== v17 ==
## compl_mul
module compl_mul(
   input logic clk_i, 
   input logic srst_i,
   input logic signed [17:0]data_a_i_i,   
   input logic signed [17:0]data_a_q_i,   
   input logic signed [17:0]data_b_i_i,   
   input logic signed [17:0]data_b_q_i,   
   output  logic signed  [36:0]data_i_o,    
   output  logic signed [36:0]data_q_o     
   );
Size: about 5,400 cells after synthesis, about 150 I/O pins.
==> flow/config.mk <==
export PLATFORM = sky130hd
export DESIGN_NAME = compl_mul
export DESIGN_NICKNAME = compl_mul
export VERILOG_FILES = /design/flow/design.v
export SDC_FILE = /design/flow/constraint.sdc
export NUM_CORES = 4
export LEC_CHECK = 0
export CAP_MARGIN = 20
export CORE_MARGIN = 2
export CORE_UTILIZATION = 69
export CTS_CLUSTER_DIAMETER = 347
export CTS_CLUSTER_SIZE = 92
export PLACE_DENSITY = 0.39
export SLEW_MARGIN = 20
export TNS_END_PERCENT = 10
==> flow/constraint.sdc <==
create_clock -name core_clock -period 6.55 [get_ports {clk_i}]
set_input_delay 1.3100 -clock core_clock [delete_from_list [all_inputs] [get_ports {clk_i}]]
set_output_delay 1.3100 -clock core_clock [all_outputs]
set_load 0.01 [all_outputs]
run.sh (not shown) runs the stock make flow with config.mk's settings and CLKGATE_MAP_FILE=.
| v17 | all stages done | FAIL | negative setup slack |
Input-level comparison between v45 and v17:
- CTS_CLUSTER_SIZE no longer set, was 92
- PLACE_DENSITY no longer set, was 0.39
- PLACE_DENSITY_LB_ADDON now 0.25, previously not set
- CTS_CLUSTER_DIAMETER no longer set, was 347
- CORE_UTILIZATION now 72, was 69
- TNS_END_PERCENT no longer set, was 10
- MAX_ROUTING_LAYER now met4, previously not set
- the clock period (ns, I/O delays scaled along) now 7.97, was 6.55
==> results <==
The flow ended early for v45: it failed with a tool error in global routing (5_1_grt). The die of v45 is smaller than the one used in v17. Final weighted congestion in routability-driven placement sits higher in v45 than in v17. v45 against v17; floorplan die width is down by a few percent.
What v16 does differently from v45 at the input level:
- PLACE_DENSITY_LB_ADDON removed (was 0.25)
- CORE_UTILIZATION changed from 72 to 66
- MAX_ROUTING_LAYER removed (was met4)
- the clock period (ns, I/O delays scaled along) changed from 7.97 to 8.0
--- outcome ---
Of v16 and v45, only v45 fails to reach the end of the flow.
v45 did not run to completion, as it errored out during global routing (5_1_grt).
Between v16 and v45, the difference in post-synth area from yosys stat is negligible.
Relative to v45, weighted congestion reported at the end of routability-driven placement decreased by 4.5% in v16.
Summary of v16 over v45: die area shows an increase of 0.0065 sq mm; number of buffers inserted by post-CTS setup repair shows a reduction of about 40%; worst setup timing slack at the placement stage shows a reduction of 150 ps; area of the placeable core shows an increase of about 9%; placement row count shows an increase of about 4%.
Compared with v45, v16 shows a y dimension of the die that is 12 um higher.
On v16: cell total after placement is 107 higher than what v45 gave.
Between v16 and v45, the area after synthesis figures differ only marginally.
For v38, these inputs were changed with respect to v16:
- changing CORE_UTILIZATION from 66 to 40
- changing the clock period (ns, I/O delays scaled along) from 8.0 to 16.0
[summary]
Every stage of the flow completed for v38, and the final layout passed the timing, DRC and antenna checks.
Going from v16 to v38, final area lost about 13%, final standard cell count with taps included and fillers excluded decreased 64.
Going from v16 to v38, die height grew by more than a quarter.


compl_mul again, from the RTL that the note above started with.
==> flow/config.mk <==
export PLATFORM = sky130hd
export DESIGN_NAME = compl_mul
export DESIGN_NICKNAME = compl_mul
export VERILOG_FILES = /design/flow/design.v
export SDC_FILE = /design/flow/constraint.sdc
export NUM_CORES = 4
export LEC_CHECK = 0
export CAP_MARGIN = 20
export CELL_PAD_IN_SITES_DETAIL_PLACEMENT = 1
export CELL_PAD_IN_SITES_GLOBAL_PLACEMENT = 3
export CORE_ASPECT_RATIO = 0.87
export CORE_MARGIN = 10
export CORE_UTILIZATION = 65
export CTS_CLUSTER_DIAMETER = 69
export GPL_ROUTABILITY_DRIVEN = 1
export GPL_TIMING_DRIVEN = 1
export MIN_ROUTING_LAYER = met2
export PLACE_DENSITY = 0.81
export SETUP_SLACK_MARGIN = -0.91
export SLEW_MARGIN = 20
==> flow/constraint.sdc <==
create_clock -name core_clock -period 12.4 [get_ports {clk_i}]
set_input_delay 2.4800 -clock core_clock [delete_from_list [all_inputs] [get_ports {clk_i}]]
set_output_delay 2.4800 -clock core_clock [all_outputs]
set_load 0.01 [all_outputs]
The starting point stopped in global placement without I/O (3_1_place_gp_skip_io).
==> next run, changes <==
- CELL_PAD_IN_SITES_DETAIL_PLACEMENT: 1 -> not set
- CELL_PAD_IN_SITES_GLOBAL_PLACEMENT: 3 -> not set
- CORE_ASPECT_RATIO: 0.87 -> not set
- CORE_MARGIN: 10 -> 2
- CORE_UTILIZATION: 65 -> 25
- CTS_CLUSTER_DIAMETER: 69 -> not set
- GPL_ROUTABILITY_DRIVEN: 1 -> not set
- GPL_TIMING_DRIVEN: 1 -> not set
- MIN_ROUTING_LAYER: met2 -> not set
- PLACE_DENSITY: 0.81 -> not set
- SETUP_SLACK_MARGIN: -0.91 -> not set
- clock period: 12.4 -> 11.8 ns (I/O delays scaled with it)
What happened: Now the flow finished clean. Synthesized area is unchanged. Synthesized cell count does not change. Die size is higher by 130%.
==> next run, changes <==
- ABC_AREA: not set -> 1
- CORE_UTILIZATION: 25 -> 44
- clock period: 11.8 -> 9.57 ns (I/O delays scaled with it)
Routed wire length climbs by 21%; global-route usage climbs by 14 points; worst hold slack is worse by 31 ps; worst setup slack is worse by 540 ps; utilization climbs by 20 points; critical path depth climbs by 3; via count climbs by 16%; die area drops by 40%; cell area climbs by 2.6%.
==> next run, changes <==
- CORE_UTILIZATION: 44 -> 62
- CTS_CLUSTER_DIAMETER: not set -> 385
- CTS_CLUSTER_SIZE: not set -> 99
- PLACE_DENSITY: not set -> 0.36
- SETUP_SLACK_MARGIN: not set -> -0.57
Result: Die area shrinks by 29%. Critical path depth shrinks by 1. Fmax grows by 1.3%. Cell area shrinks by 0.92%. Setup slack gains 110 ps. Flip-flop count is unchanged. Wire length shrinks by 6.1%. Synthesized cell count does not change.
==> next run, changes <==
- CORE_UTILIZATION: 62 -> 60
- PLACE_DENSITY: 0.36 -> 0.42
- SETUP_SLACK_MARGIN: -0.57 -> 2.26
Result: Utilization goes up by 6.1 points; die size rises by 3.3%; clock-buffer cell count falls by 1; sequential share of layout area falls by 0.30 points; worst hold slack is worse by 10 ps.
==> next run, changes <==
- ABC_AREA: 1 -> not set
- CORE_UTILIZATION: 60 -> 70
- CTS_CLUSTER_DIAMETER: 385 -> not set
- CTS_CLUSTER_SIZE: 99 -> 37
- PLACE_DENSITY: 0.42 -> not set
- SETUP_SLACK_MARGIN: 2.26 -> not set
- clock period: 9.57 -> 7.28 ns (I/O delays scaled with it)
The new run completed, yet does not pass: negative setup slack.
Worst hold slack loses 690 ps.
Cell area increases slightly.
Die size shrinks by about a fifth.
Count of clock-buffer cells in the layout stays the same.
Synthesized area went down by a few percent.
Cell count fell by roughly a tenth.
